`constraint.sdc`:
```
create_clock -name core_clock -period 14.0 [get_ports {clk}]
set_input_delay 2.8000 -clock core_clock [delete_from_list [all_inputs] [get_ports {clk}]]
set_output_delay 2.8000 -clock core_clock [all_outputs]
set_load 0.01 [all_outputs]
```
`config.mk`:
```
export PLATFORM = sky130hd
export DESIGN_NAME = convolution_stage2
export DESIGN_NICKNAME = convolution_stage2
export VERILOG_FILES = /design/flow/design.v
export SDC_FILE = /design/flow/constraint.sdc
export NUM_CORES = 4
export LEC_CHECK = 0
export ABC_AREA = 1
export CAP_MARGIN = 35
export CELL_PAD_IN_SITES_DETAIL_PLACEMENT = 2
export CORE_ASPECT_RATIO = 0.91
export CORE_MARGIN = 2
export CORE_UTILIZATION = 48
export CTS_CLUSTER_DIAMETER = 339
export GPL_ROUTABILITY_DRIVEN = 0
export GPL_TIMING_DRIVEN = 1
export MAX_ROUTING_LAYER = met5
export SETUP_SLACK_MARGIN = 0.7
export SLEW_MARGIN = 5
export TNS_END_PERCENT = 10
```
`run.sh`:
```
#!/bin/bash
# the make line also repeats each setting of config.mk as NAME=value (left out here)
make -C /OpenROAD-flow-scripts/flow DESIGN_CONFIG=/design/flow/config.mk WORK_HOME=/design/flow/orfs CLKGATE_MAP_FILE= finish
```
`design.v`:
```
`timescale 1ns / 1ps
module convolution_stage2 (
          in1,
          in2,
          in3,
          in4,
          in5,
          in6,
          in7,
          in8,
          clk,
          rst,
          start,
          conv_out
  );
input [99:0] in1, in2, in3, in4, in5, in6, in7, in8;
input         clk, rst, start;
output reg [7:0] conv_out;
wire  [3:0]  in1_1, in1_2, in1_3, in1_4, in1_5, in1_6, in1_7, in1_8, in1_9, in1_10, in1_11, in1_12, in1_13;
wire [3:0]   in1_14, in1_15, in1_16, in1_17, in1_18, in1_19, in1_20, in1_21, in1_22, in1_23, in1_24, in1_25;
wire  [3:0]  in2_1, in2_2, in2_3, in2_4, in2_5, in2_6, in2_7, in2_8, in2_9, in2_10, in2_11, in2_12, in2_13;
wire [3:0]   in2_14, in2_15, in2_16, in2_17, in2_18, in2_19, in2_20, in2_21, in2_22, in2_23, in2_24, in2_25;
wire  [3:0]  in3_1, in3_2, in3_3, in3_4, in3_5, in3_6, in3_7, in3_8, in3_9, in3_10, in3_11, in3_12, in3_13;
wire [3:0]   in3_14, in3_15, in3_16, in3_17, in3_18, in3_19, in3_20, in3_21, in3_22, in3_23, in3_24, in3_25;
wire  [3:0]  in4_1, in4_2, in4_3, in4_4, in4_5, in4_6, in4_7, in4_8, in4_9, in4_10, in4_11, in4_12, in4_13;
wire [3:0]   in4_14, in4_15, in4_16, in4_17, in4_18, in4_19, in4_20, in4_21, in4_22, in4_23, in4_24, in4_25;
wire  [3:0]  in5_1, in5_2, in5_3, in5_4, in5_5, in5_6, in5_7, in5_8, in5_9, in5_10, in5_11, in5_12, in5_13;
wire [3:0]   in5_14, in5_15, in5_16, in5_17, in5_18, in5_19, in5_20, in5_21, in5_22, in5_23, in5_24, in5_25;
wire  [3:0]  in6_1, in6_2, in6_3, in6_4, in6_5, in6_6, in6_7, in6_8, in6_9, in6_10, in6_11, in6_12, in6_13;
wire [3:0]   in6_14, in6_15, in6_16, in6_17, in6_18, in6_19, in6_20, in6_21, in6_22, in6_23, in6_24, in6_25;
wire  [3:0]  in7_1, in7_2, in7_3, in7_4, in7_5, in7_6, in7_7, in7_8, in7_9, in7_10, in7_11, in7_12, in7_13;
wire [3:0]   in7_14, in7_15, in7_16, in7_17, in7_18, in7_19, in7_20, in7_21, in7_22, in7_23, in7_24, in7_25;
wire  [3:0]  in8_1, in8_2, in8_3, in8_4, in8_5, in8_6, in8_7, in8_8, in8_9, in8_10, in8_11, in8_12, in8_13;
wire [3:0]   in8_14, in8_15, in8_16, in8_17, in8_18, in8_19, in8_20, in8_21, in8_22, in8_23, in8_24, in8_25;
wire [8:0]   sum1, sum2, sum3, sum4;
wire  [7:0]  mul1_1, mul1_2, mul1_3, mul1_4, mul1_5, mul1_6, mul1_7, mul1_8, mul1_9, mul1_10, mul1_11, mul1_12, mul1_13;
wire [7:0]   mul1_14, mul1_15, mul1_16, mul1_17, mul1_18, mul1_19, mul1_20, mul1_21, mul1_22, mul1_23, mul1_24, mul1_25;
wire  [7:0]  mul2_1, mul2_2, mul2_3, mul2_4, mul2_5, mul2_6, mul2_7, mul2_8, mul2_9, mul2_10, mul2_11, mul2_12, mul2_13;
wire [7:0]   mul2_14, mul2_15, mul2_16, mul2_17, mul2_18, mul2_19, mul2_20, mul2_21, mul2_22, mul2_23, mul2_24, mul2_25;
wire  [7:0]  mul3_1, mul3_2, mul3_3, mul3_4, mul3_5, mul3_6, mul3_7, mul3_8, mul3_9, mul3_10, mul3_11, mul3_12, mul3_13;
wire [7:0]   mul3_14, mul3_15, mul3_16, mul3_17, mul3_18, mul3_19, mul3_20, mul3_21, mul3_22, mul3_23, mul3_24, mul3_25;
wire  [7:0]  mul4_1, mul4_2, mul4_3, mul4_4, mul4_5, mul4_6, mul4_7, mul4_8, mul4_9, mul4_10, mul4_11, mul4_12, mul4_13;
wire [7:0]   mul4_14, mul4_15, mul4_16, mul4_17, mul4_18, mul4_19, mul4_20, mul4_21, mul4_22, mul4_23, mul4_24, mul4_25;
wire [8:0]   temp_out;
always @ ( posedge clk ) begin
  if (rst) begin
  conv_out  <=  0;
  end
  else
    begin
      conv_out <= temp_out[7:0];
    end
end
assign in1_1 	= (start) ? in1[99:96]   	: 4'h0;
assign in1_2 	= (start) ? in1[95:92]   	: 4'h0;
assign in1_3 	= (start) ? in1[91:88]   	: 4'h0;
assign in1_4 	= (start) ? in1[87:84]   	: 4'h0;
assign in1_5 	= (start) ? in1[83:80]   	: 4'h0;
assign in1_6 	= (start) ? in1[79:76]   	: 4'h0;
assign in1_7 	= (start) ? in1[75:72]   	: 4'h0;
assign in1_8 	= (start) ? in1[71:68]   	: 4'h0;
assign in1_9 	= (start) ? in1[67:64]   	: 4'h0;
assign in1_10 	= (start) ? in1[63:60]  	: 4'h0;
assign in1_11 	= (start) ? in1[59:56]  	: 4'h0;
assign in1_12 	= (start) ? in1[55:52]  	: 4'h0;
assign in1_13 	= (start) ? in1[51:48]  	: 4'h0;
assign in1_14	= (start) ? in1[47:44]  	: 4'h0;
assign in1_15 	= (start) ? in1[43:40]  	: 4'h0;
assign in1_16 	= (start) ? in1[39:36]  	: 4'h0;
assign in1_17 	= (start) ? in1[35:32]  	: 4'h0;
assign in1_18 	= (start) ? in1[31:28]  	: 4'h0;
assign in1_19 	= (start) ? in1[27:24]  	: 4'h0;
assign in1_20 	= (start) ? in1[23:20]  	: 4'h0;
assign in1_21 	= (start) ? in1[19:16]  	: 4'h0;
assign in1_22 	= (start) ? in1[15:12]  	: 4'h0;
assign in1_23 	= (start) ? in1[11:8]   	: 4'h0;
assign in1_24 	= (start) ? in1[7:4]    	: 4'h0;
assign in1_25 	= (start) ? in1[3:0]   		: 4'h0;
assign in2_1 	= (start) ? in2[99:96]   	: 4'h0;
assign in2_2 	= (start) ? in2[95:92]   	: 4'h0;
assign in2_3 	= (start) ? in2[91:88]   	: 4'h0;
assign in2_4 	= (start) ? in2[87:84]   	: 4'h0;
assign in2_5 	= (start) ? in2[83:80]   	: 4'h0;
assign in2_6 	= (start) ? in2[79:76]   	: 4'h0;
assign in2_7 	= (start) ? in2[75:72]   	: 4'h0;
assign in2_8 	= (start) ? in2[71:68]   	: 4'h0;
assign in2_9 	= (start) ? in2[67:64]   	: 4'h0;
assign in2_10 	= (start) ? in2[63:60]  	: 4'h0;
assign in2_11 	= (start) ? in2[59:56]  	: 4'h0;
assign in2_12 	= (start) ? in2[55:52]  	: 4'h0;
assign in2_13 	= (start) ? in2[51:48]  	: 4'h0;
assign in2_14	= (start) ? in2[47:44]  	: 4'h0;
assign in2_15 	= (start) ? in2[43:40]  	: 4'h0;
assign in2_16 	= (start) ? in2[39:36]  	: 4'h0;
assign in2_17 	= (start) ? in2[35:32]  	: 4'h0;
assign in2_18 	= (start) ? in2[31:28]  	: 4'h0;
assign in2_19 	= (start) ? in2[27:24]  	: 4'h0;
assign in2_20 	= (start) ? in2[23:20]  	: 4'h0;
assign in2_21 	= (start) ? in2[19:16]  	: 4'h0;
assign in2_22 	= (start) ? in2[15:12]  	: 4'h0;
assign in2_23 	= (start) ? in2[11:8]   	: 4'h0;
assign in2_24 	= (start) ? in2[7:4]    	: 4'h0;
assign in2_25 	= (start) ? in2[3:0]   		: 4'h0;
assign in3_1 	= (start) ? in3[99:96]   	: 4'h0;
assign in3_2 	= (start) ? in3[95:92]   	: 4'h0;
assign in3_3 	= (start) ? in3[91:88]   	: 4'h0;
assign in3_4 	= (start) ? in3[87:84]   	: 4'h0;
assign in3_5 	= (start) ? in3[83:80]   	: 4'h0;
assign in3_6 	= (start) ? in3[79:76]   	: 4'h0;
assign in3_7 	= (start) ? in3[75:72]   	: 4'h0;
assign in3_8 	= (start) ? in3[71:68]   	: 4'h0;
assign in3_9 	= (start) ? in3[67:64]   	: 4'h0;
assign in3_10 	= (start) ? in3[63:60]  	: 4'h0;
assign in3_11 	= (start) ? in3[59:56]  	: 4'h0;
assign in3_12 	= (start) ? in3[55:52]  	: 4'h0;
assign in3_13 	= (start) ? in3[51:48]  	: 4'h0;
assign in3_14	= (start) ? in3[47:44]  	: 4'h0;
assign in3_15 	= (start) ? in3[43:40]  	: 4'h0;
assign in3_16 	= (start) ? in3[39:36]  	: 4'h0;
assign in3_17 	= (start) ? in3[35:32]  	: 4'h0;
assign in3_18 	= (start) ? in3[31:28]  	: 4'h0;
assign in3_19 	= (start) ? in3[27:24]  	: 4'h0;
assign in3_20 	= (start) ? in3[23:20]  	: 4'h0;
assign in3_21 	= (start) ? in3[19:16]  	: 4'h0;
assign in3_22 	= (start) ? in3[15:12]  	: 4'h0;
assign in3_23 	= (start) ? in3[11:8]   	: 4'h0;
assign in3_24 	= (start) ? in3[7:4]    	: 4'h0;
assign in3_25 	= (start) ? in3[3:0]   		: 4'h0;
assign in4_1 	= (start) ? in4[99:96]   	: 4'h0;
assign in4_2 	= (start) ? in4[95:92]   	: 4'h0;
assign in4_3 	= (start) ? in4[91:88]   	: 4'h0;
assign in4_4 	= (start) ? in4[87:84]   	: 4'h0;
assign in4_5 	= (start) ? in4[83:80]   	: 4'h0;
assign in4_6 	= (start) ? in4[79:76]   	: 4'h0;
assign in4_7 	= (start) ? in4[75:72]   	: 4'h0;
assign in4_8 	= (start) ? in4[71:68]   	: 4'h0;
assign in4_9 	= (start) ? in4[67:64]   	: 4'h0;
assign in4_10 	= (start) ? in4[63:60]  	: 4'h0;
assign in4_11 	= (start) ? in4[59:56]  	: 4'h0;
assign in4_12 	= (start) ? in4[55:52]  	: 4'h0;
assign in4_13 	= (start) ? in4[51:48]  	: 4'h0;
assign in4_14	= (start) ? in4[47:44]  	: 4'h0;
assign in4_15 	= (start) ? in4[43:40]  	: 4'h0;
assign in4_16 	= (start) ? in4[39:36]  	: 4'h0;
assign in4_17 	= (start) ? in4[35:32]  	: 4'h0;
assign in4_18 	= (start) ? in4[31:28]  	: 4'h0;
assign in4_19 	= (start) ? in4[27:24]  	: 4'h0;
assign in4_20 	= (start) ? in4[23:20]  	: 4'h0;
assign in4_21 	= (start) ? in4[19:16]  	: 4'h0;
assign in4_22 	= (start) ? in4[15:12]  	: 4'h0;
assign in4_23 	= (start) ? in4[11:8]   	: 4'h0;
assign in4_24 	= (start) ? in4[7:4]    	: 4'h0;
assign in4_25 	= (start) ? in4[3:0]   		: 4'h0;
assign in5_1 	= (start) ? in5[99:96]   	: 4'h0;
assign in5_2 	= (start) ? in5[95:92]   	: 4'h0;
assign in5_3 	= (start) ? in5[91:88]   	: 4'h0;
assign in5_4 	= (start) ? in5[87:84]   	: 4'h0;
assign in5_5 	= (start) ? in5[83:80]   	: 4'h0;
assign in5_6 	= (start) ? in5[79:76]   	: 4'h0;
assign in5_7 	= (start) ? in5[75:72]   	: 4'h0;
assign in5_8 	= (start) ? in5[71:68]   	: 4'h0;
assign in5_9 	= (start) ? in5[67:64]   	: 4'h0;
assign in5_10 	= (start) ? in5[63:60]  	: 4'h0;
assign in5_11 	= (start) ? in5[59:56]  	: 4'h0;
assign in5_12 	= (start) ? in5[55:52]  	: 4'h0;
assign in5_13 	= (start) ? in5[51:48]  	: 4'h0;
assign in5_14	= (start) ? in5[47:44]  	: 4'h0;
assign in5_15 	= (start) ? in5[43:40]  	: 4'h0;
assign in5_16 	= (start) ? in5[39:36]  	: 4'h0;
assign in5_17 	= (start) ? in5[35:32]  	: 4'h0;
assign in5_18 	= (start) ? in5[31:28]  	: 4'h0;
assign in5_19 	= (start) ? in5[27:24]  	: 4'h0;
assign in5_20 	= (start) ? in5[23:20]  	: 4'h0;
assign in5_21 	= (start) ? in5[19:16]  	: 4'h0;
assign in5_22 	= (start) ? in5[15:12]  	: 4'h0;
assign in5_23 	= (start) ? in5[11:8]   	: 4'h0;
assign in5_24 	= (start) ? in5[7:4]    	: 4'h0;
assign in5_25 	= (start) ? in5[3:0]   		: 4'h0;
assign in6_1 	= (start) ? in6[99:96]   	: 4'h0;
assign in6_2 	= (start) ? in6[95:92]   	: 4'h0;
assign in6_3 	= (start) ? in6[91:88]   	: 4'h0;
assign in6_4 	= (start) ? in6[87:84]   	: 4'h0;
assign in6_5 	= (start) ? in6[83:80]   	: 4'h0;
assign in6_6 	= (start) ? in6[79:76]   	: 4'h0;
assign in6_7 	= (start) ? in6[75:72]   	: 4'h0;
assign in6_8 	= (start) ? in6[71:68]   	: 4'h0;
assign in6_9 	= (start) ? in6[67:64]   	: 4'h0;
assign in6_10 	= (start) ? in6[63:60]  	: 4'h0;
assign in6_11 	= (start) ? in6[59:56]  	: 4'h0;
assign in6_12 	= (start) ? in6[55:52]  	: 4'h0;
assign in6_13 	= (start) ? in6[51:48]  	: 4'h0;
assign in6_14	= (start) ? in6[47:44]  	: 4'h0;
assign in6_15 	= (start) ? in6[43:40]  	: 4'h0;
assign in6_16 	= (start) ? in6[39:36]  	: 4'h0;
assign in6_17 	= (start) ? in6[35:32]  	: 4'h0;
assign in6_18 	= (start) ? in6[31:28]  	: 4'h0;
assign in6_19 	= (start) ? in6[27:24]  	: 4'h0;
assign in6_20 	= (start) ? in6[23:20]  	: 4'h0;
assign in6_21 	= (start) ? in6[19:16]  	: 4'h0;
assign in6_22 	= (start) ? in6[15:12]  	: 4'h0;
assign in6_23 	= (start) ? in6[11:8]   	: 4'h0;
assign in6_24 	= (start) ? in6[7:4]    	: 4'h0;
assign in6_25 	= (start) ? in6[3:0]   		: 4'h0;
assign in7_1 	= (start) ? in7[99:96]   	: 4'h0;
assign in7_2 	= (start) ? in7[95:92]   	: 4'h0;
assign in7_3 	= (start) ? in7[91:88]   	: 4'h0;
assign in7_4 	= (start) ? in7[87:84]   	: 4'h0;
assign in7_5 	= (start) ? in7[83:80]   	: 4'h0;
assign in7_6 	= (start) ? in7[79:76]   	: 4'h0;
assign in7_7 	= (start) ? in7[75:72]   	: 4'h0;
assign in7_8 	= (start) ? in7[71:68]   	: 4'h0;
assign in7_9 	= (start) ? in7[67:64]   	: 4'h0;
assign in7_10 	= (start) ? in7[63:60]  	: 4'h0;
assign in7_11 	= (start) ? in7[59:56]  	: 4'h0;
assign in7_12 	= (start) ? in7[55:52]  	: 4'h0;
assign in7_13 	= (start) ? in7[51:48]  	: 4'h0;
assign in7_14	= (start) ? in7[47:44]  	: 4'h0;
assign in7_15 	= (start) ? in7[43:40]  	: 4'h0;
assign in7_16 	= (start) ? in7[39:36]  	: 4'h0;
assign in7_17 	= (start) ? in7[35:32]  	: 4'h0;
assign in7_18 	= (start) ? in7[31:28]  	: 4'h0;
assign in7_19 	= (start) ? in7[27:24]  	: 4'h0;
assign in7_20 	= (start) ? in7[23:20]  	: 4'h0;
assign in7_21 	= (start) ? in7[19:16]  	: 4'h0;
assign in7_22 	= (start) ? in7[15:12]  	: 4'h0;
assign in7_23 	= (start) ? in7[11:8]   	: 4'h0;
assign in7_24 	= (start) ? in7[7:4]    	: 4'h0;
assign in7_25 	= (start) ? in7[3:0]   		: 4'h0;
assign in8_1 	= (start) ? in8[99:96]   	: 4'h0;
assign in8_2 	= (start) ? in8[95:92]   	: 4'h0;
assign in8_3 	= (start) ? in8[91:88]   	: 4'h0;
assign in8_4 	= (start) ? in8[87:84]   	: 4'h0;
assign in8_5 	= (start) ? in8[83:80]   	: 4'h0;
assign in8_6 	= (start) ? in8[79:76]   	: 4'h0;
assign in8_7 	= (start) ? in8[75:72]   	: 4'h0;
assign in8_8 	= (start) ? in8[71:68]   	: 4'h0;
assign in8_9 	= (start) ? in8[67:64]   	: 4'h0;
assign in8_10 	= (start) ? in8[63:60]  	: 4'h0;
assign in8_11 	= (start) ? in8[59:56]  	: 4'h0;
assign in8_12 	= (start) ? in8[55:52]  	: 4'h0;
assign in8_13 	= (start) ? in8[51:48]  	: 4'h0;
assign in8_14	= (start) ? in8[47:44]  	: 4'h0;
assign in8_15 	= (start) ? in8[43:40]  	: 4'h0;
assign in8_16 	= (start) ? in8[39:36]  	: 4'h0;
assign in8_17 	= (start) ? in8[35:32]  	: 4'h0;
assign in8_18 	= (start) ? in8[31:28]  	: 4'h0;
assign in8_19 	= (start) ? in8[27:24]  	: 4'h0;
assign in8_20 	= (start) ? in8[23:20]  	: 4'h0;
assign in8_21 	= (start) ? in8[19:16]  	: 4'h0;
assign in8_22 	= (start) ? in8[15:12]  	: 4'h0;
assign in8_23 	= (start) ? in8[11:8]   	: 4'h0;
assign in8_24 	= (start) ? in8[7:4]    	: 4'h0;
assign in8_25 	= (start) ? in8[3:0]   		: 4'h0;
assign mul1_1 = (start) ? (in1_1 * in5_1) : 8'h00;
assign mul1_2 = (start) ? (in1_2 * in5_2) : 8'h00;
assign mul1_3 = (start) ? (in1_3 * in5_3) : 8'h00;
assign mul1_4 = (start) ? (in1_4 * in5_4) : 8'h00;
assign mul1_5 = (start) ? (in1_5 * in5_5) : 8'h00;
assign mul1_6 = (start) ? (in1_6 * in5_6) : 8'h00;
assign mul1_7 = (start) ? (in1_7 * in5_7) : 8'h00;
assign mul1_8 = (start) ? (in1_8 * in5_8) : 8'h00;
assign mul1_9 = (start) ? (in1_9 * in5_9) : 8'h00;
assign mul1_10 = (start) ? (in1_10 * in5_10) : 8'h00;
assign mul1_11 = (start) ? (in1_11 * in5_11) : 8'h00;
assign mul1_12 = (start) ? (in1_12 * in5_12) : 8'h00;
assign mul1_13 = (start) ? (in1_13 * in5_13) : 8'h00;
assign mul1_14 = (start) ? (in1_14 * in5_14) : 8'h00;
assign mul1_15 = (start) ? (in1_15 * in5_15) : 8'h00;
assign mul1_16 = (start) ? (in1_16 * in5_16) : 8'h00;
assign mul1_17 = (start) ? (in1_17 * in5_17) : 8'h00;
assign mul1_18 = (start) ? (in1_18 * in5_18) : 8'h00;
assign mul1_19 = (start) ? (in1_19 * in5_19) : 8'h00;
assign mul1_20 = (start) ? (in1_20 * in5_20) : 8'h00;
assign mul1_21 = (start) ? (in1_21 * in5_21) : 8'h00;
assign mul1_22 = (start) ? (in1_22 * in5_22) : 8'h00;
assign mul1_23 = (start) ? (in1_23 * in5_23) : 8'h00;
assign mul1_24 = (start) ? (in1_24 * in5_24) : 8'h00;
assign mul1_25 = (start) ? (in1_25 * in5_25) : 8'h00;
assign mul2_1 = (start) ? (in2_1 * in6_1) : 8'h00;
assign mul2_2 = (start) ? (in2_2 * in6_2) : 8'h00;
assign mul2_3 = (start) ? (in2_3 * in6_3) : 8'h00;
assign mul2_4 = (start) ? (in2_4 * in6_4) : 8'h00;
assign mul2_5 = (start) ? (in2_5 * in6_5) : 8'h00;
assign mul2_6 = (start) ? (in2_6 * in6_6) : 8'h00;
assign mul2_7 = (start) ? (in2_7 * in6_7) : 8'h00;
assign mul2_8 = (start) ? (in2_8 * in6_8) : 8'h00;
assign mul2_9 = (start) ? (in2_9 * in6_9) : 8'h00;
assign mul2_10 = (start) ? (in2_10 * in6_10) : 8'h00;
assign mul2_11 = (start) ? (in2_11 * in6_11) : 8'h00;
assign mul2_12 = (start) ? (in2_12 * in6_12) : 8'h00;
assign mul2_13 = (start) ? (in2_13 * in6_13) : 8'h00;
assign mul2_14 = (start) ? (in2_14 * in6_14) : 8'h00;
assign mul2_15 = (start) ? (in2_15 * in6_15) : 8'h00;
assign mul2_16 = (start) ? (in2_16 * in6_16) : 8'h00;
assign mul2_17 = (start) ? (in2_17 * in6_17) : 8'h00;
assign mul2_18 = (start) ? (in2_18 * in6_18) : 8'h00;
assign mul2_19 = (start) ? (in2_19 * in6_19) : 8'h00;
assign mul2_20 = (start) ? (in2_20 * in6_20) : 8'h00;
assign mul2_21 = (start) ? (in2_21 * in6_21) : 8'h00;
assign mul2_22 = (start) ? (in2_22 * in6_22) : 8'h00;
assign mul2_23 = (start) ? (in2_23 * in6_23) : 8'h00;
assign mul2_24 = (start) ? (in2_24 * in6_24) : 8'h00;
assign mul2_25 = (start) ? (in2_25 * in6_25) : 8'h00;
assign mul3_1 = (start) ? (in3_1 * in7_1) : 8'h00;
assign mul3_2 = (start) ? (in3_2 * in7_2) : 8'h00;
assign mul3_3 = (start) ? (in3_3 * in7_3) : 8'h00;
assign mul3_4 = (start) ? (in3_4 * in7_4) : 8'h00;
assign mul3_5 = (start) ? (in3_5 * in7_5) : 8'h00;
assign mul3_6 = (start) ? (in3_6 * in7_6) : 8'h00;
assign mul3_7 = (start) ? (in3_7 * in7_7) : 8'h00;
assign mul3_8 = (start) ? (in3_8 * in7_8) : 8'h00;
assign mul3_9 = (start) ? (in3_9 * in7_9) : 8'h00;
assign mul3_10 = (start) ? (in3_10 * in7_10) : 8'h00;
assign mul3_11 = (start) ? (in3_11 * in7_11) : 8'h00;
assign mul3_12 = (start) ? (in3_12 * in7_12) : 8'h00;
assign mul3_13 = (start) ? (in3_13 * in7_13) : 8'h00;
assign mul3_14 = (start) ? (in3_14 * in7_14) : 8'h00;
assign mul3_15 = (start) ? (in3_15 * in7_15) : 8'h00;
assign mul3_16 = (start) ? (in3_16 * in7_16) : 8'h00;
assign mul3_17 = (start) ? (in3_17 * in7_17) : 8'h00;
assign mul3_18 = (start) ? (in3_18 * in7_18) : 8'h00;
assign mul3_19 = (start) ? (in3_19 * in7_19) : 8'h00;
assign mul3_20 = (start) ? (in3_20 * in7_20) : 8'h00;
assign mul3_21 = (start) ? (in3_21 * in7_21) : 8'h00;
assign mul3_22 = (start) ? (in3_22 * in7_22) : 8'h00;
assign mul3_23 = (start) ? (in3_23 * in7_23) : 8'h00;
assign mul3_24 = (start) ? (in3_24 * in7_24) : 8'h00;
assign mul3_25 = (start) ? (in3_25 * in7_25) : 8'h00;
assign mul4_1 = (start) ? (in4_1 * in8_1) : 8'h00;
assign mul4_2 = (start) ? (in4_2 * in8_2) : 8'h00;
assign mul4_3 = (start) ? (in4_3 * in8_3) : 8'h00;
assign mul4_4 = (start) ? (in4_4 * in8_4) : 8'h00;
assign mul4_5 = (start) ? (in4_5 * in8_5) : 8'h00;
assign mul4_6 = (start) ? (in4_6 * in8_6) : 8'h00;
assign mul4_7 = (start) ? (in4_7 * in8_7) : 8'h00;
assign mul4_8 = (start) ? (in4_8 * in8_8) : 8'h00;
assign mul4_9 = (start) ? (in4_9 * in8_9) : 8'h00;
assign mul4_10 = (start) ? (in4_10 * in8_10) : 8'h00;
assign mul4_11 = (start) ? (in4_11 * in8_11) : 8'h00;
assign mul4_12 = (start) ? (in4_12 * in8_12) : 8'h00;
assign mul4_13 = (start) ? (in4_13 * in8_13) : 8'h00;
assign mul4_14 = (start) ? (in4_14 * in8_14) : 8'h00;
assign mul4_15 = (start) ? (in4_15 * in8_15) : 8'h00;
assign mul4_16 = (start) ? (in4_16 * in8_16) : 8'h00;
assign mul4_17 = (start) ? (in4_17 * in8_17) : 8'h00;
assign mul4_18 = (start) ? (in4_18 * in8_18) : 8'h00;
assign mul4_19 = (start) ? (in4_19 * in8_19) : 8'h00;
assign mul4_20 = (start) ? (in4_20 * in8_20) : 8'h00;
assign mul4_21 = (start) ? (in4_21 * in8_21) : 8'h00;
assign mul4_22 = (start) ? (in4_22 * in8_22) : 8'h00;
assign mul4_23 = (start) ? (in4_23 * in8_23) : 8'h00;
assign mul4_24 = (start) ? (in4_24 * in8_24) : 8'h00;
assign mul4_25 = (start) ? (in4_25 * in8_25) : 8'h00;
assign sum1 = mul1_1 + mul1_2 + mul1_3 + mul1_4 + mul1_5 + mul1_6 + mul1_7 + mul1_8 + mul1_9 + mul1_10 + mul1_11 + mul1_12 + mul1_13 + mul1_14 +
              mul1_15 + mul1_16 + mul1_17 + mul1_18 + mul1_19 + mul1_20 + mul1_21 + mul1_22 + mul1_23 + mul1_24 + mul1_25;
assign sum2 = mul2_1 + mul2_2 + mul2_3 + mul2_4 + mul2_5 + mul2_6 + mul2_7 + mul2_8 + mul2_9 + mul2_10 + mul2_11 + mul2_12 + mul2_13 + mul2_14 +
              mul2_15 + mul2_16 + mul2_17 + mul2_18 + mul2_19 + mul2_20 + mul2_21 + mul2_22 + mul2_23 + mul2_24 + mul2_25;
assign sum3 = mul3_1 + mul3_2 + mul3_3 + mul3_4 + mul3_5 + mul3_6 + mul3_7 + mul3_8 + mul3_9 + mul3_10 + mul3_11 + mul3_12 + mul3_13 + mul3_14 +
              mul3_15 + mul3_16 + mul3_17 + mul3_18 + mul3_19 + mul3_20 + mul3_21 + mul3_22 + mul3_23 + mul3_24 + mul3_25;
assign sum4 = mul4_1 + mul4_2 + mul4_3 + mul4_4 + mul4_5 + mul4_6 + mul4_7 + mul4_8 + mul4_9 + mul4_10 + mul4_11 + mul4_12 + mul4_13 + mul4_14 +
              mul4_15 + mul4_16 + mul4_17 + mul4_18 + mul4_19 + mul4_20 + mul4_21 + mul4_22 + mul4_23 + mul4_24 + mul4_25;
assign temp_out = sum1  + sum2 + sum3  + sum4;
endmodule  
```
==> results.tsv, run 1 <==
stage	metric	value	unit
synthesis	Seq/Total Area, Yosys	0.00241	
synthesis	post-synthesis area per instance	6.99	um2
die	Pre-Place Util	0.483	
status	status	stopped before the end	
synthesis	Syn Inst Count	9524	
die	die area	142000	um2
synthesis	area fraction in mux cells	0	
die	Die Ht	359	um
synthesis	fraction of registers with async set/reset	0	
synthesis	Synth Area in XOR/XNOR	0.0221	
synthesis	yosys synthesis chip area	66600	um2
synthesis	syn nets	12585	
synthesis	main flop type	dfxtp_1	
place	input/output buffers	810	
status	Stopped at	3_5_place_dp	
synthesis	yosys simple share	0.241	
synthesis	synth warn	1	
synthesis	count leader, synth	inv_1	
synthesis	main logic family after synthesis	adder cells	
synthesis	adder share	0.536	
synthesis	biggest area consumer among synthesized cells	fa_1	
synthesis	top cells by count	inv_1, nand2_1, nor2_1, ha_1, fa_1	
die	die x size	394	um
synthesis	yosys cell count	9524	
die	Std-Cell Rows	130	
synthesis	synth top area cells	fa_1, ha_1, inv_1	
synthesis	EDFF count, synth	0	
synthesis	Synthesized registers	8	
die	Ports	811	
synthesis	Cell Area, Synth	66600	um2
status	error msg	[ERROR DPL-0033] detailed placement checks failed during check placement.	
synthesis	ao+oa area frac	0.0618	
synthesis	Netlist cell types	39	
die	total core area	138000	um2
synthesis	Top cell area share	0.298	
## through the flow
step / setup WS (ps) / area, um2 / hold slack [ps] / std cells
global placement: 202 / 77600 / 3600 / 12163
floorplan: 705 / 66600 / 3080 / 9524
==> run 2: changes to the inputs <==
- ABC_AREA: 1 -> not set
- CAP_MARGIN: 35 -> 20
- CELL_PAD_IN_SITES_DETAIL_PLACEMENT: 2 -> not set
- CORE_ASPECT_RATIO: 0.91 -> not set
- CORE_UTILIZATION: 48 -> 71
- CTS_CLUSTER_DIAMETER: 339 -> 200
- CTS_CLUSTER_SIZE: not set -> 41
- GPL_ROUTABILITY_DRIVEN: 0 -> not set
- GPL_TIMING_DRIVEN: 1 -> not set
- MAX_ROUTING_LAYER: met5 -> not set
- SETUP_SLACK_MARGIN: 0.7 -> -0.98
- SLEW_MARGIN: 5 -> 20
- TNS_END_PERCENT: 10 -> not set
- clock period: 14.0 -> 10.3 ns (I/O delays scaled with it)
==> results.tsv, run 2 <==
stage	metric	value	unit
status	status	stopped before the end	
status	Stopped at	5_1_grt	
status	error msg	[ERROR GRT-0116] Global routing finished with congestion. Check the congestion regions in the DRC Viewer.	
place	HPWL after DPL	215	mm
clock_network	clk buf depth	2	
synthesis	adder share	0.568	
die	die area	90900	um2
grt	GRT overflow	6	
place	input/output buffers	810	
clock_network	Hold-fix buffers, CTS	0	
synthesis	main logic family after synthesis	adder cells	
synthesis	synth top area cells	fa_1, ha_1, and3_1	
synthesis	main flop type	dfxtp_1	
synthesis	yosys synthesis chip area	62800	um2
synthesis	syn nets	10304	
clock_network	Num CTS Buffers	3	
synthesis	Seq/Total Area, Yosys	0.00255	
synthesis	top cells by count	ha_1, inv_1, and3_1, fa_1, nand3_1	
synthesis	Syn Inst Count	7243	
clock_network	CTS Root Cell	clkbuf_16	
die	Die Ht	301	um
synthesis	Cell Area, Synth	62800	um2
die	Ports	811	
synthesis	area fraction in mux cells	0	
synthesis	Netlist cell types	32	
synthesis	EDFF count, synth	0	
synthesis	Synth Area in XOR/XNOR	0.0814	
synthesis	post-synthesis area per instance	8.67	um2
place	RePlAce Congestion	1.08	
die	Std-Cell Rows	109	
die	total core area	88000	um2
place	placed cells	10204	
synthesis	yosys simple share	0.196	
synthesis	Synthesized registers	8	
die	die x size	301	um
synthesis	synth warn	1	
place	pre-CTS setup slack	-2650	ps
synthesis	Top cell area share	0.316	
synthesis	ao+oa area frac	0.0629	
die	Pre-Place Util	0.714	
synthesis	count leader, synth	ha_1	
clock_network	clock sink total	8	
synthesis	fraction of registers with async set/reset	0	
grt	All-Layer GR Usage	0.683	
synthesis	yosys cell count	7243	
synthesis	biggest area consumer among synthesized cells	fa_1	
clock_network	H-tree Lvls	1	
[run 2: metal layers]
layer  global-route usage  overflow
met5                0.119         0
met4                0.736         3
met3                0.457         0
met2                0.917         3
met1                0.657         0
[run 2: repair_timing]
item / in CTS
hold endpoints to repair: 0
resized: 105
setup endpoints to repair: 4
buffers inserted: 7
pin swaps: 68
cloned: 13
[run 2: stage by stage]
step                setup TNS (ps)  instance area [um2]  utilization
floorplan                    -3180                63600            -
global placement             -6400                81200        0.923
detailed placement           -8350                81200        0.923
CTS                          -5440                82100        0.933
==> run 3: changes to the inputs <==
- CORE_UTILIZATION: 71 -> 19
- CTS_CLUSTER_DIAMETER: 200 -> not set
- CTS_CLUSTER_SIZE: 41 -> not set
- SETUP_SLACK_MARGIN: -0.98 -> not set
- clock period: 10.3 -> 20.1 ns (I/O delays scaled with it)
==> results.tsv, run 3 <==
stage	metric	value	unit
critical_path	CP delay by family, top	adder cells	
routing	routed vias/inst	4.21	
place	pre-CTS setup slack	4040	ps
critical_path	Crit Path Class	input pin to flop	
hold_path	hold depth	2	
synthesis	yosys simple share	0.196	
critical_path	Worst Setup Start Kind	input pin	
critical_path	CP max FO	111	
clock_network	CTS resizes	0	
synthesis	Synth Area in XOR/XNOR	0.0814	
synthesis	count leader, synth	ha_1	
final_timing	setup TNS	0	ps
final_layout	# nets final	10908	
critical_path	Worst path slowest cell	buf_4	
status	status	finished clean	
place	RePlAce Congestion	0.886	
routing	DRC viols	0	
flow_run	tool warnings	47	
final_timing	Worst Tran Pin Value	967	ps
synthesis	EDFF count, synth	0	
final_timing	Period minus WS final	15710	ps
critical_path	Critical Path RT	20270	ps
synthesis	yosys synthesis chip area	62800	um2
die	die area	335000	um2
routing	DR vias	51648	
clock_network	H-tree Lvls	1	
final_layout	fin area	76000	um2
final_timing	Tcrit/Tclk final	0.781	
hold_path	HP Class	input pin to flop	
synthesis	Synthesized registers	8	
routing	Routed Antenna Nets	0	
final_timing	Slew HR	0.356	
synthesis	adder share	0.568	
routing	DRT iter0 DRCs	2924	
synthesis	Seq/Total Area, Yosys	0.00255	
final_layout	synth-to-layout area growth	20.9	%
synthesis	area fraction in mux cells	0	
die	total core area	330000	um2
final_layout	fillcell total	36043	
critical_path	Critical Path Sink Type	flop	
synthesis	synth top area cells	fa_1, ha_1, and3_1	
die	Ports	811	
synthesis	main flop type	dfxtp_1	
routing	drt pass-1 iters	6	
critical_path	most frequent CP cell	fa_1	
final_layout	fin cells	12261	
critical_path	worst path buffer plus inverter count	11	
clock_network	clock sink total	8	
synthesis	syn nets	10304	
place	HPWL after DPL	231	mm
clock_network	Num CTS Buffers	3	
clock_network	Reg clk slew, reported paths	50	ps
clock_network	CTS Root Cell	clkbuf_16	
routing	Routed WL	250	mm
place	input/output buffers	810	
die	die x size	579	um
grt	pin count of the biggest net entering global routing	248	
hold_path	hold endpoint	conv_out[2]	
final_timing	Hold Vio Cnt, Final	0	
grt	initial antenna violation count	118	
final_timing	f_max	63.7	MHz
grt	wire length of the first global-routing pass	356	mm
die	Die Ht	579	um
place	placed instance area	75800	um2
critical_path	last element of the critical path	conv_out[7]	
clock_network	CTS tree	done	
clock_network	Hold-fix buffers, CTS	0	
flow_run	max cap viols	0	
die	Pre-Place Util	0.191	
synthesis	Syn Inst Count	7243	
final_timing	max-slew violations	0	
final_timing	PnR worst setup slack	4390	ps
synthesis	yosys cell count	7243	
synthesis	ao+oa area frac	0.0629	
synthesis	synth warn	1	
final_timing	Setup-failing EPs final	0	
synthesis	fraction of registers with async set/reset	0	
grt	vias in the first global route	52508	
synthesis	post-synthesis area per instance	8.67	um2
routing	wire length per cell	20.4	um
hold_path	worst hold start	rst	
critical_path	path length in cells of the critical path	40	
grt	GRT overflow	0	
synthesis	top cells by count	ha_1, inv_1, and3_1, fa_1, nand3_1	
critical_path	CP startpoint	start	
clock_network	Post-CTS Setup Bufs	0	
die	Std-Cell Rows	211	
final_timing	RSZ-0062 raised after global routing	false	
synthesis	main logic family after synthesis	adder cells	
synthesis	Top cell area share	0.316	
place	placed cells	12208	
critical_path	largest stage delay on the critical path	690	ps
synthesis	Cell Area, Synth	62800	um2
synthesis	biggest area consumer among synthesized cells	fa_1	
critical_path	Worst EP arrival	15880	ps
grt	All-Layer GR Usage	0.146	
clock_network	clk buf depth	2	
synthesis	Netlist cell types	32	
[run 3: routing by layer]
layer,global-route usage,share of wire,up-vias
met5,0,0.0018,-
met4,0.0506,0.039,70
met3,0.0163,0.050,285
met2,0.251,0.48,1319
met1,0.189,0.43,24814
li1,-,-,25160
[run 3: stage by stage]
stage,hold slack (ps),util
global placement,4840,0.230
floorplan,4090,-
detailed placement,4840,0.230
finish,4590,0.230
global route,4630,0.230
CTS,4600,0.230
[run 3: final cells by class]
type	count	area [um2]	share of cell area
antenna	50	125	0.00165
sequential	8	160	0.00211
clock buffer	3	75.1	0.000988
timing repair buffer	843	8410	0.111
multi-input combinational	5745	57100	0.751
tap	4366	5460	0.0719
inverter	1246	4680	0.0617
==> run 4: changes to the inputs <==
- ABC_AREA: not set -> 0
- CORE_ASPECT_RATIO: not set -> 1.43
- CORE_UTILIZATION: 19 -> 71
- CTS_CLUSTER_SIZE: not set -> 54
- GPL_ROUTABILITY_DRIVEN: not set -> 1
- GPL_TIMING_DRIVEN: not set -> 1
- MAX_ROUTING_LAYER: not set -> met4
- PLACE_DENSITY: not set -> 0.65
- SETUP_SLACK_MARGIN: not set -> 0.21
- SLEW_MARGIN: 20 -> 25
- TNS_END_PERCENT: not set -> 95
- clock period: 20.1 -> 12.2 ns (I/O delays scaled with it)
==> results.tsv, run 4 <==
stage	metric	value	unit
clock_network	CTS Root Cell	clkbuf_16	
synthesis	Synthesized registers	8	
clock_network	Hold-fix buffers, CTS	0	
synthesis	synth top area cells	fa_1, ha_1, and3_1	
synthesis	post-synthesis area per instance	8.67	um2
synthesis	count leader, synth	ha_1	
status	Stopped at	5_1_grt	
clock_network	clk buf depth	2	
synthesis	biggest area consumer among synthesized cells	fa_1	
synthesis	Cell Area, Synth	62800	um2
place	HPWL after DPL	205	mm
die	Die Ht	360	um
place	input/output buffers	810	
synthesis	Top cell area share	0.316	
synthesis	syn nets	10304	
clock_network	clock sink total	8	
die	Std-Cell Rows	130	
synthesis	yosys synthesis chip area	62800	um2
synthesis	Netlist cell types	32	
clock_network	Num CTS Buffers	3	
synthesis	yosys cell count	7243	
synthesis	EDFF count, synth	0	
synthesis	adder share	0.568	
place	placed instance area	79800	um2
synthesis	Syn Inst Count	7243	
synthesis	synth warn	1	
synthesis	fraction of registers with async set/reset	0	
synthesis	yosys simple share	0.196	
die	Ports	811	
synthesis	ao+oa area frac	0.0629	
place	RePlAce Congestion	1.11	
clock_network	H-tree Lvls	1	
die	die area	90900	um2
synthesis	Seq/Total Area, Yosys	0.00255	
die	Pre-Place Util	0.715	
synthesis	top cells by count	ha_1, inv_1, and3_1, fa_1, nand3_1	
synthesis	Synth Area in XOR/XNOR	0.0814	
die	die x size	253	um
synthesis	area fraction in mux cells	0	
synthesis	main flop type	dfxtp_1	
status	status	stopped before the end	
synthesis	main logic family after synthesis	adder cells	
place	pre-CTS setup slack	-980	ps
die	total core area	87800	um2
==> run 4: metrics by stage <==
step | hold WS, ps | std cells
after detailed placement | 3180 | 9986
after CTS | 2950 | 9997
after global placement | 3180 | 9986
after floorplan | 2510 | 7243
==> run 4: repair_timing <==
item | CTS
buffers inserted | 2
setup endpoints to repair | 3
pin swaps | 26
cloned | 6
resized | 37
==> run 5: changes to the inputs <==
- ABC_AREA: 0 -> 1
- CAP_MARGIN: 20 -> 5
- CELL_PAD_IN_SITES_GLOBAL_PLACEMENT: not set -> 1
- CORE_ASPECT_RATIO: 1.43 -> 0.77
- CORE_UTILIZATION: 71 -> 60
- CTS_CLUSTER_DIAMETER: not set -> 277
- CTS_CLUSTER_SIZE: 54 -> 48
- GPL_ROUTABILITY_DRIVEN: 1 -> 0
- GPL_TIMING_DRIVEN: 1 -> 0
- MIN_ROUTING_LAYER: not set -> met1
- PLACE_DENSITY: 0.65 -> 0.49
- SETUP_SLACK_MARGIN: 0.21 -> -0.19
- SLEW_MARGIN: 25 -> 40
- TNS_END_PERCENT: 95 -> 35
- clock period: 12.2 -> 14.5 ns (I/O delays scaled with it)
==> results.tsv, run 5 <==
stage	metric	value	unit
synthesis	count leader, synth	inv_1	
status	Stopped at	3_3_place_gp	
synthesis	adder share	0.536	
synthesis	main logic family after synthesis	adder cells	
synthesis	Syn Inst Count	9524	
synthesis	area fraction in mux cells	0	
synthesis	syn nets	12585	
status	error msg	[ERROR GPL-0301] Utilization 101.286 % exceeds 100%.	
synthesis	yosys synthesis chip area	66600	um2
synthesis	synth warn	1	
die	total core area	110000	um2
synthesis	biggest area consumer among synthesized cells	fa_1	
die	Die Ht	296	um
die	Ports	811	
die	die area	114000	um2
synthesis	yosys cell count	9524	
synthesis	synth top area cells	fa_1, ha_1, inv_1	
synthesis	EDFF count, synth	0	
synthesis	post-synthesis area per instance	6.99	um2
die	Pre-Place Util	0.603	
synthesis	Cell Area, Synth	66600	um2
synthesis	main flop type	dfxtp_1	
synthesis	Top cell area share	0.298	
synthesis	fraction of registers with async set/reset	0	
synthesis	ao+oa area frac	0.0618	
synthesis	Synthesized registers	8	
synthesis	yosys simple share	0.241	
status	status	stopped before the end	
die	Std-Cell Rows	107	
synthesis	top cells by count	inv_1, nand2_1, nor2_1, ha_1, fa_1	
die	die x size	384	um
synthesis	Seq/Total Area, Yosys	0.00241	
synthesis	Netlist cell types	39	
synthesis	Synth Area in XOR/XNOR	0.0221	
==> run 6: changes to the inputs <==
- ABC_AREA: 1 -> 0
- CAP_MARGIN: 5 -> 40
- CELL_PAD_IN_SITES_GLOBAL_PLACEMENT: 1 -> not set
- CORE_ASPECT_RATIO: 0.77 -> 0.71
- CORE_UTILIZATION: 60 -> 72
- CTS_CLUSTER_DIAMETER: 277 -> not set
- CTS_CLUSTER_SIZE: 48 -> not set
- GPL_TIMING_DRIVEN: 0 -> 1
- HOLD_SLACK_MARGIN: not set -> -0.1
- MAX_ROUTING_LAYER: met4 -> met5
- MIN_ROUTING_LAYER: met1 -> not set
- PLACE_DENSITY: 0.49 -> 0.67
- SETUP_SLACK_MARGIN: -0.19 -> -0.47
- SLEW_MARGIN: 40 -> 25
- TNS_END_PERCENT: 35 -> 95
- clock period: 14.5 -> 6.6 ns (I/O delays scaled with it)
==> results.tsv, run 6 <==
stage	metric	value	unit
clock_network	CTS Root Cell	clkbuf_16	
synthesis	fraction of registers with async set/reset	0	
synthesis	Synth Area in XOR/XNOR	0.0814	
clock_network	Hold-fix buffers, CTS	0	
synthesis	syn nets	10304	
die	Ports	811	
synthesis	Syn Inst Count	7243	
place	input/output buffers	810	
die	Pre-Place Util	0.725	
status	status	stopped before the end	
synthesis	synth top area cells	fa_1, ha_1, and3_1	
place	pre-CTS setup slack	-5480	ps
synthesis	area fraction in mux cells	0	
synthesis	yosys cell count	7243	
synthesis	yosys synthesis chip area	62800	um2
synthesis	Top cell area share	0.316	
clock_network	clk buf depth	2	
grt	GRT overflow	1596	
synthesis	Synthesized registers	8	
synthesis	synth warn	1	
die	Die Ht	253	um
synthesis	Cell Area, Synth	62800	um2
grt	All-Layer GR Usage	0.918	
synthesis	ao+oa area frac	0.0629	
synthesis	biggest area consumer among synthesized cells	fa_1	
synthesis	top cells by count	ha_1, inv_1, and3_1, fa_1, nand3_1	
synthesis	post-synthesis area per instance	8.67	um2
synthesis	main logic family after synthesis	adder cells	
synthesis	EDFF count, synth	0	
status	error msg	[ERROR GRT-0116] Global routing finished with congestion. Check the congestion regions in the DRC Viewer.	
synthesis	adder share	0.568	
clock_network	H-tree Lvls	1	
synthesis	yosys simple share	0.196	
die	die area	89700	um2
die	total core area	86600	um2
place	HPWL after DPL	230	mm
synthesis	Netlist cell types	32	
clock_network	clock sink total	8	
synthesis	main flop type	dfxtp_1	
synthesis	count leader, synth	ha_1	
die	die x size	355	um
synthesis	Seq/Total Area, Yosys	0.00255	
status	Stopped at	5_1_grt	
die	Std-Cell Rows	91	
clock_network	Num CTS Buffers	3	
==> run 6: metal layers <==
layer,overflow,global-route usage
met1,51,0.865
met2,999,1.04
met3,39,0.848
met4,496,0.950
met5,11,0.723
==> run 6: stage by stage <==
| stage | cell area, um2 | hold WS [ps] | std cells | setup TNS [ps] |
|---|---|---|---|---|
| after CTS | 82900 | 1830 | 10305 | -25370 |
| after detailed placement | 81900 | 2060 | 10281 | -27720 |
| after floorplan | 63700 | 1390 | 7243 | -20670 |
| after global placement | 81900 | 2040 | 10281 | -25630 |
==> run 6: repair_timing <==
action                                  CTS
endpoints found under the setup margin    7
pin swaps                                87
resized                                 170
buffers inserted                         13
gates cloned                             11
==> run 7: changes to the inputs <==
- ABC_AREA: 0 -> not set
- CAP_MARGIN: 40 -> 20
- CELL_PAD_IN_SITES_DETAIL_PLACEMENT: not set -> 2
- CELL_PAD_IN_SITES_GLOBAL_PLACEMENT: not set -> 1
- CORE_ASPECT_RATIO: 0.71 -> not set
- CORE_UTILIZATION: 72 -> 15
- CTS_CLUSTER_SIZE: not set -> 33
- GPL_ROUTABILITY_DRIVEN: 0 -> 1
- GPL_TIMING_DRIVEN: 1 -> not set
- HOLD_SLACK_MARGIN: -0.1 -> 0.11
- MAX_ROUTING_LAYER: met5 -> met4
- PLACE_DENSITY: 0.67 -> not set
- SETUP_SLACK_MARGIN: -0.47 -> not set
- SLEW_MARGIN: 25 -> 20
- TNS_END_PERCENT: 95 -> not set
- clock period: 6.6 -> 14.0 ns (I/O delays scaled with it)
==> results.tsv, run 7 <==
stage	metric	value	unit
final_timing	f_max	73.7	MHz
synthesis	main flop type	dfxtp_1	
die	Std-Cell Rows	237	
final_timing	Tcrit/Tclk final	0.969	
synthesis	ao+oa area frac	0.0629	
clock_network	H-tree Lvls	1	
final_layout	synth-to-layout area growth	26.6	%
grt	pin count of the biggest net entering global routing	85	
critical_path	CP delay by family, top	adder cells	
synthesis	main logic family after synthesis	adder cells	
final_layout	fillcell total	48438	
critical_path	Critical Path RT	14180	ps
critical_path	Crit Path Class	input pin to flop	
critical_path	largest stage delay on the critical path	610	ps
grt	All-Layer GR Usage	0.148	
final_timing	Setup-failing EPs final	0	
synthesis	Synth Area in XOR/XNOR	0.0814	
final_timing	max-slew violations	0	
routing	DRT iter0 DRCs	2103	
synthesis	top cells by count	ha_1, inv_1, and3_1, fa_1, nand3_1	
critical_path	CP startpoint	start	
synthesis	Cell Area, Synth	62800	um2
synthesis	yosys cell count	7243	
synthesis	count leader, synth	ha_1	
critical_path	last element of the critical path	conv_out[7]	
die	die area	424000	um2
status	status	finished clean	
synthesis	yosys simple share	0.196	
synthesis	Synthesized registers	8	
routing	DRC viols	0	
clock_network	clock sink total	8	
clock_network	Hold-fix buffers, CTS	0	
final_timing	Hold Vio Cnt, Final	0	
synthesis	Top cell area share	0.316	
grt	vias in the first global route	62260	
critical_path	worst path buffer plus inverter count	9	
critical_path	Worst path slowest cell	fa_1	
routing	drt pass-1 iters	8	
synthesis	biggest area consumer among synthesized cells	fa_1	
synthesis	post-synthesis area per instance	8.67	um2
synthesis	area fraction in mux cells	0	
clock_network	Reg clk slew, reported paths	50	ps
final_timing	Worst Tran Pin Value	1110	ps
synthesis	synth warn	1	
hold_path	HP Class	input pin to flop	
flow_run	max cap viols	0	
die	Ports	811	
routing	wire length per cell	22.8	um
clock_network	Num CTS Buffers	3	
critical_path	CP max FO	84	
synthesis	syn nets	10304	
final_layout	# nets final	11119	
critical_path	Worst EP arrival	13740	ps
hold_path	hold endpoint	conv_out[7]	
place	HPWL after DPL	292	mm
routing	DR vias	54806	
die	total core area	417000	um2
final_timing	RSZ-0062 raised after global routing	false	
routing	Routed WL	312	mm
critical_path	Critical Path Sink Type	flop	
synthesis	synth top area cells	fa_1, ha_1, and3_1	
hold_path	hold depth	7	
synthesis	fraction of registers with async set/reset	0	
final_timing	setup TNS	0	ps
hold_path	worst hold start	start	
critical_path	most frequent CP cell	fa_1	
synthesis	yosys synthesis chip area	62800	um2
die	Die Ht	651	um
die	die x size	651	um
place	input/output buffers	810	
final_timing	Slew HR	0.249	
clock_network	CTS Root Cell	clkbuf_16	
place	RePlAce Congestion	0.900	
synthesis	Syn Inst Count	7243	
synthesis	adder share	0.568	
routing	routed vias/inst	4.01	
die	Pre-Place Util	0.151	
final_timing	Period minus WS final	13560	ps
critical_path	path length in cells of the critical path	38	
grt	initial antenna violation count	149	
flow_run	tool warnings	26	
grt	wire length of the first global-routing pass	440	mm
synthesis	Seq/Total Area, Yosys	0.00255	
synthesis	EDFF count, synth	0	
clock_network	clk buf depth	2	
synthesis	Netlist cell types	32	
critical_path	Worst Setup Start Kind	input pin	
grt	GRT overflow	0	
clock_network	CTS tree	done	
final_timing	Hold Worst Slack	3540	ps
routing	Routed Antenna Nets	0	
==> run 7: routing by layer <==
layer / GRT usage / vias up / share of wire
met3: 0.00772 / 340 / 0.021
met4: 0.0772 / 0 / 0.061
met5: - / - / 0
li1: - / 25612 / -
met2: 0.275 / 895 / 0.53
met1: 0.158 / 27959 / 0.38
==> run 7: final cells by class <==
| cell class | count | area (um2) | area share |
|---|---|---|---|
| Multi-Input combinational cell | 5745 | 57100 | 0.718 |
| Timing Repair Buffer | 1054 | 10400 | 0.131 |
| Tap cell | 5497 | 6880 | 0.0865 |
| Inverter | 1246 | 4680 | 0.0589 |
| Antenna cell | 105 | 263 | 0.00330 |
| Sequential cell | 8 | 160 | 0.00201 |
| Clock buffer | 3 | 75.1 | 0.000944 |
==> run 7: what timing repair did <==
item                                   CTS  global route
endpoints found under the hold margin    0             0
resized                                  0            12
setup buffers                            0             5
setup endpoints to repair                0             1
==> run 7: stage by stage <==
stage | instance area, um2 | instances | setup slack, ps | utilization
6_report | 79500 | 13658 | 440 | 0.191
5_1_grt | 79500 | 13648 | 4.80 | 0.191
4_1_cts | 79100 | 13545 | 73.5 | 0.190
3_5_place_dp | 79000 | 13542 | -161 | 0.190
3_3_place_gp | 79000 | 13542 | -13.0 | 0.190
2_1_floorplan | 62800 | 7243 | 683 | -
==> run 8: changes to the inputs <==
- ABC_AREA: not set -> 1
- CELL_PAD_IN_SITES_DETAIL_PLACEMENT: 2 -> not set
- CELL_PAD_IN_SITES_GLOBAL_PLACEMENT: 1 -> not set
- CORE_ASPECT_RATIO: not set -> 1.98
- CORE_UTILIZATION: 15 -> 40
- CTS_CLUSTER_DIAMETER: not set -> 342
- CTS_CLUSTER_SIZE: 33 -> 100
- GPL_ROUTABILITY_DRIVEN: 1 -> not set
- HOLD_SLACK_MARGIN: 0.11 -> not set
- MAX_ROUTING_LAYER: met4 -> not set
- PLACE_DENSITY: not set -> 0.77
- SETUP_SLACK_MARGIN: not set -> -1.08
- TNS_END_PERCENT: not set -> 15
==> results.tsv, run 8 <==
stage	metric	value	unit
clock_network	CTS Root Cell	clkbuf_16	
routing	DR vias	63287	
routing	routed vias/inst	5.04	
place	pre-CTS setup slack	38.5	ps
hold_path	hold endpoint	conv_out[0]	
die	Std-Cell Rows	210	
grt	wire length of the first global-routing pass	346	mm
clock_network	Num CTS Buffers	3	
routing	DRT iter0 DRCs	3020	
synthesis	top cells by count	inv_1, nand2_1, nor2_1, ha_1, fa_1	
die	Die Ht	578	um
final_layout	final core utilization	0.476	
final_timing	Slew HR	0.282	
critical_path	Critical Path RT	14170	ps
final_timing	setup TNS	0	ps
die	Pre-Place Util	0.403	
final_layout	fin area	78700	um2
synthesis	Synth Area in XOR/XNOR	0.0221	
synthesis	Seq/Total Area, Yosys	0.00241	
synthesis	post-synthesis area per instance	6.99	um2
grt	GRT overflow	0	
final_timing	PnR worst setup slack	225	ps
final_layout	logic area	57300	um2
clock_network	H-tree Lvls	1	
place	placed instance area	78500	um2
place	placed cells	12492	
clock_network	Post-CTS Setup Bufs	0	
routing	DR top layer	met5	
synthesis	Top cell area share	0.298	
final_layout	FF+latch area	160	um2
critical_path	Worst Setup Start Kind	input pin	
final_timing	Tcrit/Tclk final	0.984	
grt	initial antenna violation count	99	
place	input/output buffers	810	
hold_path	HP Class	input pin to flop	
die	die x size	294	um
critical_path	CP max FO	29	
critical_path	largest stage delay on the critical path	830	ps
final_timing	Hold Vio Cnt, Final	0	
synthesis	fraction of registers with async set/reset	0	
critical_path	path length in cells of the critical path	41	
flow_run	max cap viols	0	
critical_path	CP delay by family, top	adder cells	
synthesis	count leader, synth	inv_1	
synthesis	yosys cell count	9524	
synthesis	synth warn	1	
routing	Routed Antenna Nets	0	
routing	Routed WL	227	mm
die	total core area	165000	um2
synthesis	yosys synthesis chip area	66600	um2
clock_network	Hold-fix buffers, CTS	0	
final_timing	Worst Tran Pin Value	1070	ps
synthesis	Syn Inst Count	9524	
routing	DRC viols	0	
routing	M1 WL	76.0	mm
final_layout	fillcell total	16332	
clock_network	clk buf depth	2	
critical_path	last element of the critical path	conv_out[7]	
synthesis	ao+oa area frac	0.0618	
clock_network	Reg clk slew, reported paths	50	ps
grt	vias in the first global route	66019	
routing	total length of routed met2 wires	117	mm
critical_path	most frequent CP cell	fa_1	
routing	wire length per cell	18.1	um
synthesis	Cell Area, Synth	66600	um2
synthesis	main logic family after synthesis	adder cells	
routing	drt pass-1 iters	7	
final_timing	f_max	72.6	MHz
die	Ports	811	
critical_path	Crit Path Class	input pin to flop	
synthesis	syn nets	12585	
final_timing	Setup-failing EPs final	0	
status	status	finished clean	
final_layout	# nets final	13438	
final_layout	synth-to-layout area growth	18.2	%
hold_path	hold depth	2	
clock_network	CTS resizes	0	
critical_path	Critical Path Sink Type	flop	
place	HPWL after DPL	209	mm
flow_run	tool warnings	34	
critical_path	worst path buffer plus inverter count	10	
synthesis	synth top area cells	fa_1, ha_1, inv_1	
synthesis	area fraction in mux cells	0	
grt	All-Layer GR Usage	0.265	
critical_path	Worst path slowest cell	o21ai_0	
die	die area	170000	um2
final_timing	Period minus WS final	13770	ps
final_timing	max-slew violations	0	
place	RePlAce Congestion	1.00	
synthesis	biggest area consumer among synthesized cells	fa_1	
grt	pin count of the biggest net entering global routing	114	
synthesis	Netlist cell types	39	
final_layout	fin cells	12560	
synthesis	adder share	0.536	
routing	length of routed met3 wiring	16.4	mm
clock_network	clock sink total	8	
synthesis	yosys simple share	0.241	
final_timing	Hold Worst Slack	3420	ps
synthesis	EDFF count, synth	0	
synthesis	main flop type	dfxtp_1	
critical_path	Worst EP arrival	13940	ps
clock_network	CTS tree	done	
critical_path	CP startpoint	start	
hold_path	worst hold start	rst	
synthesis	Synthesized registers	8	
## run 8: final cells by class
class | instances | share of cell area
diodes | 65 | 0.00207
clock buffers | 3 | 0.000954
flip-flops and latches | 8 | 0.00203
repair buffers | 999 | 0.125
multi-input cells | 7097 | 0.728
inverters | 2268 | 0.108
well taps | 2120 | 0.0337
## run 8: metal layers
| metal | vias to the layer above | GRT usage |
|---|---|---|
| li1 | 31087 | - |
| met1 | 29746 | 0.259 |
| met2 | 1780 | 0.498 |
| met3 | 610 | 0.0578 |
| met4 | 64 | 0.172 |
| met5 | - | 0 |
==> run 9: changes to the inputs <==
- ABC_AREA: 1 -> not set
- CORE_ASPECT_RATIO: 1.98 -> not set
- CORE_UTILIZATION: 40 -> 72
- CTS_CLUSTER_DIAMETER: 342 -> 379
- CTS_CLUSTER_SIZE: 100 -> not set
- PLACE_DENSITY: 0.77 -> not set
- SETUP_SLACK_MARGIN: -1.08 -> 1.14
- TNS_END_PERCENT: 15 -> not set
- clock period: 14.0 -> 9.38 ns (I/O delays scaled with it)
==> results.tsv, run 9 <==
stage	metric	value	unit
die	Pre-Place Util	0.725	
synthesis	synth top area cells	fa_1, ha_1, and3_1	
synthesis	ao+oa area frac	0.0629	
die	die area	89600	um2
synthesis	Netlist cell types	32	
status	status	stopped before the end	
clock_network	Num CTS Buffers	3	
synthesis	top cells by count	ha_1, inv_1, and3_1, fa_1, nand3_1	
grt	All-Layer GR Usage	0.878	
synthesis	main logic family after synthesis	adder cells	
clock_network	H-tree Lvls	1	
place	placed instance area	81300	um2
clock_network	clk buf depth	2	
synthesis	EDFF count, synth	0	
synthesis	adder share	0.568	
synthesis	count leader, synth	ha_1	
synthesis	yosys synthesis chip area	62800	um2
synthesis	post-synthesis area per instance	8.67	um2
synthesis	main flop type	dfxtp_1	
synthesis	biggest area consumer among synthesized cells	fa_1	
synthesis	Syn Inst Count	7243	
place	HPWL after DPL	219	mm
clock_network	clock sink total	8	
place	placed cells	10205	
place	RePlAce Congestion	1.08	
die	die x size	299	um
place	input/output buffers	810	
synthesis	synth warn	1	
synthesis	fraction of registers with async set/reset	0	
die	Ports	811	
synthesis	Top cell area share	0.316	
die	Die Ht	299	um
synthesis	Seq/Total Area, Yosys	0.00255	
synthesis	yosys cell count	7243	
synthesis	Cell Area, Synth	62800	um2
synthesis	area fraction in mux cells	0	
synthesis	syn nets	10304	
synthesis	Synthesized registers	8	
clock_network	CTS Root Cell	clkbuf_16	
die	total core area	86600	um2
grt	GRT overflow	2145	
status	error msg	[ERROR GRT-0116] Global routing finished with congestion. Check the congestion regions in the DRC Viewer.	
synthesis	Synth Area in XOR/XNOR	0.0814	
status	Stopped at	5_1_grt	
synthesis	yosys simple share	0.196	
die	Std-Cell Rows	108	
run 9: layer usage:
metal | GRT overflow | GRT usage
met5 | 6 | 0.622
met4 | 647 | 0.865
met3 | 109 | 0.788
met2 | 1256 | 1.02
met1 | 127 | 0.846
run 9: what timing repair did:
item                                    in CTS
cloned                                       9
buffers inserted                            16
pin swaps                                   66
hold buffers                                 0
gates resized                              152
endpoints found under the setup margin       7
run 9: metrics by stage:
stage | setup WS [ps] | utilization | TNS (ps)
2_1_floorplan | -2100 | - | -6760
3_3_place_gp | -2700 | 0.939 | -10560
3_5_place_dp | -3040 | 0.939 | -12050
4_1_cts | -2690 | 0.950 | -9870
